==> build 6 <==
==> flow/design.v (excerpt) <==
module mips(clk, rstb, mem_wr_data, mem_addr, mem_rd_data, mem_wr_ena, PC);
clock: 5.23 ns
lec_check: 0
abc_area: 1
cap_margin: 20
core_margin: 2
core_utilization: 72
cts_cluster_size: 90
place_density: 0.65
slew_margin: 40
run.sh (not shown) runs the stock make flow with config.mk's settings and CLKGATE_MAP_FILE=.
==> inputs of build 75, as changes to build 6 <==
==> flow/config.mk (replaced) <==
export PLATFORM = sky130hd
export DESIGN_NAME = mips
export DESIGN_NICKNAME = mips
export VERILOG_FILES = /design/flow/design.v
export SDC_FILE = /design/flow/constraint.sdc
export NUM_CORES = 4
export LEC_CHECK = 0
export CAP_MARGIN = 20
export CORE_MARGIN = 2
export CORE_UTILIZATION = 66
export CTS_CLUSTER_DIAMETER = 104
export MAX_ROUTING_LAYER = met4
export SETUP_SLACK_MARGIN = 1.64
export SLEW_MARGIN = 20
==> flow/constraint.sdc (replaced) <==
create_clock -name core_clock -period 10.4 [get_ports {clk}]
set_input_delay 2.0800 -clock core_clock [delete_from_list [all_inputs] [get_ports {clk}]]
set_output_delay 2.0800 -clock core_clock [all_outputs]
set_load 0.01 [all_outputs]
==> results.sh <==
# flow metrics
export IMPL_outcome="aborted with a tool error"
export IMPL_haltStage="global routing (5_1_grt)"
export IMPL_error_line="[ERROR GRT-0116] Global routing finished with congestion. Check the congestion regions in the DRC Viewer."
export IMPL_yosys_area_share_aoi_pct=6.52
export IMPL_core_util_floorplan_pct=66.4
export IMPL_yosys_stat_area_sq_um=97900
export IMPL_synth_nets=10200
export IMPL_chip_area_sq_um=151000
export IMPL_post_place_ws_ps=-1580
export IMPL_synthAdderAreaFrac_pct=22.7
export IMPL_use_met2_pct=90.6
export IMPL_post_cts_buffers=68
export IMPL_globalplace_congestion=1.18
# the run above: build 75

==> results.sh <==
# flow metrics
export IMPL_synthAdderAreaFrac_pct=23.0
export IMPL_use_met2_pct=94.4
export IMPL_outcome="aborted with a tool error"
export IMPL_haltStage="global routing (5_1_grt)"
export IMPL_post_cts_buffers=102
export IMPL_synth_nets=12900
export IMPL_post_place_ws_ps=-6690
export IMPL_globalplace_congestion=1.19
export IMPL_chip_area_sq_um=136000
export IMPL_error_line="[ERROR GRT-0116] Global routing finished with congestion. Check the congestion regions in the DRC Viewer."
export IMPL_core_util_floorplan_pct=72.7
# the run above: build 6


========
==> job 4920: inputs <==
Starting RTL as in the previous note.
==> flow/config.mk <==
export PLATFORM = sky130hd
export DESIGN_NAME = mips
export DESIGN_NICKNAME = mips
export VERILOG_FILES = /design/flow/design.v
export SDC_FILE = /design/flow/constraint.sdc
export NUM_CORES = 4
export LEC_CHECK = 0
export CAP_MARGIN = 40
export CELL_PAD_IN_SITES_DETAIL_PLACEMENT = 1
export CORE_ASPECT_RATIO = 0.74
export CORE_MARGIN = 8
export CORE_UTILIZATION = 19
export CTS_CLUSTER_DIAMETER = 216
export CTS_CLUSTER_SIZE = 79
export GPL_ROUTABILITY_DRIVEN = 1
export GPL_TIMING_DRIVEN = 0
export HOLD_SLACK_MARGIN = 0.11
export MAX_ROUTING_LAYER = met4
export MIN_ROUTING_LAYER = met2
export PLACE_DENSITY_LB_ADDON = 0.08
export SLEW_MARGIN = 5
export TNS_END_PERCENT = 80
==> flow/constraint.sdc <==
create_clock -name core_clock -period 7.24 [get_ports {clk}]
set_input_delay 1.4480 -clock core_clock [delete_from_list [all_inputs] [get_ports {clk}]]
set_output_delay 1.4480 -clock core_clock [all_outputs]
set_load 0.01 [all_outputs]
==> job 3278 (differences from job 4920) <==
- CAP_MARGIN: 40 -> 20
- CELL_PAD_IN_SITES_DETAIL_PLACEMENT: 1 -> unset
- CORE_ASPECT_RATIO: 0.74 -> unset
- CORE_MARGIN: 8 -> 2
- CORE_UTILIZATION: 19 -> 72
- CTS_CLUSTER_DIAMETER: 216 -> unset
- CTS_CLUSTER_SIZE: 79 -> unset
- GPL_ROUTABILITY_DRIVEN: 1 -> unset
- GPL_TIMING_DRIVEN: 0 -> unset
- HOLD_SLACK_MARGIN: 0.11 -> unset
- MAX_ROUTING_LAYER: met4 -> unset
- MIN_ROUTING_LAYER: met2 -> unset
- PLACE_DENSITY: unset -> 0.65
- PLACE_DENSITY_LB_ADDON: 0.08 -> unset
- SLEW_MARGIN: 5 -> 20
- TNS_END_PERCENT: 80 -> unset
==> flow/constraint.sdc (replaced) <==
create_clock -name core_clock -period 7.71 [get_ports {clk}]
set_input_delay 1.5420 -clock core_clock [delete_from_list [all_inputs] [get_ports {clk}]]
set_output_delay 1.5420 -clock core_clock [all_outputs]
set_load 0.01 [all_outputs]
==> job 1930 (differences from job 4920) <==
- CAP_MARGIN: 40 -> 20
- CELL_PAD_IN_SITES_DETAIL_PLACEMENT: 1 -> unset
- CORE_ASPECT_RATIO: 0.74 -> unset
- CORE_MARGIN: 8 -> 2
- CORE_UTILIZATION: 19 -> 58
- CTS_CLUSTER_DIAMETER: 216 -> 189
- CTS_CLUSTER_SIZE: 79 -> unset
- GPL_ROUTABILITY_DRIVEN: 1 -> unset
- GPL_TIMING_DRIVEN: 0 -> unset
- HOLD_SLACK_MARGIN: 0.11 -> unset
- MAX_ROUTING_LAYER: met4 -> unset
- MIN_ROUTING_LAYER: met2 -> unset
- PLACE_DENSITY: unset -> 0.6
- PLACE_DENSITY_LB_ADDON: 0.08 -> unset
- SLEW_MARGIN: 5 -> 20
- TNS_END_PERCENT: 80 -> 5
==> flow/constraint.sdc (replaced) <==
create_clock -name core_clock -period 7.28 [get_ports {clk}]
set_input_delay 1.4560 -clock core_clock [delete_from_list [all_inputs] [get_ports {clk}]]
set_output_delay 1.4560 -clock core_clock [all_outputs]
set_load 0.01 [all_outputs]
==> summary of the runs <==
Job 4920 aborted during global routing (5_1_grt), error GRT-0116. Job 3278 ended with an error in global routing (5_1_grt). Job 1930 ran to the end with violations: setup timing.
Die size: job 4920 > job 1930 > job 3278.
Synthesized area is the same in job 1930 and job 4920.
Synthesized cell count is the same in job 1930 and job 3278.
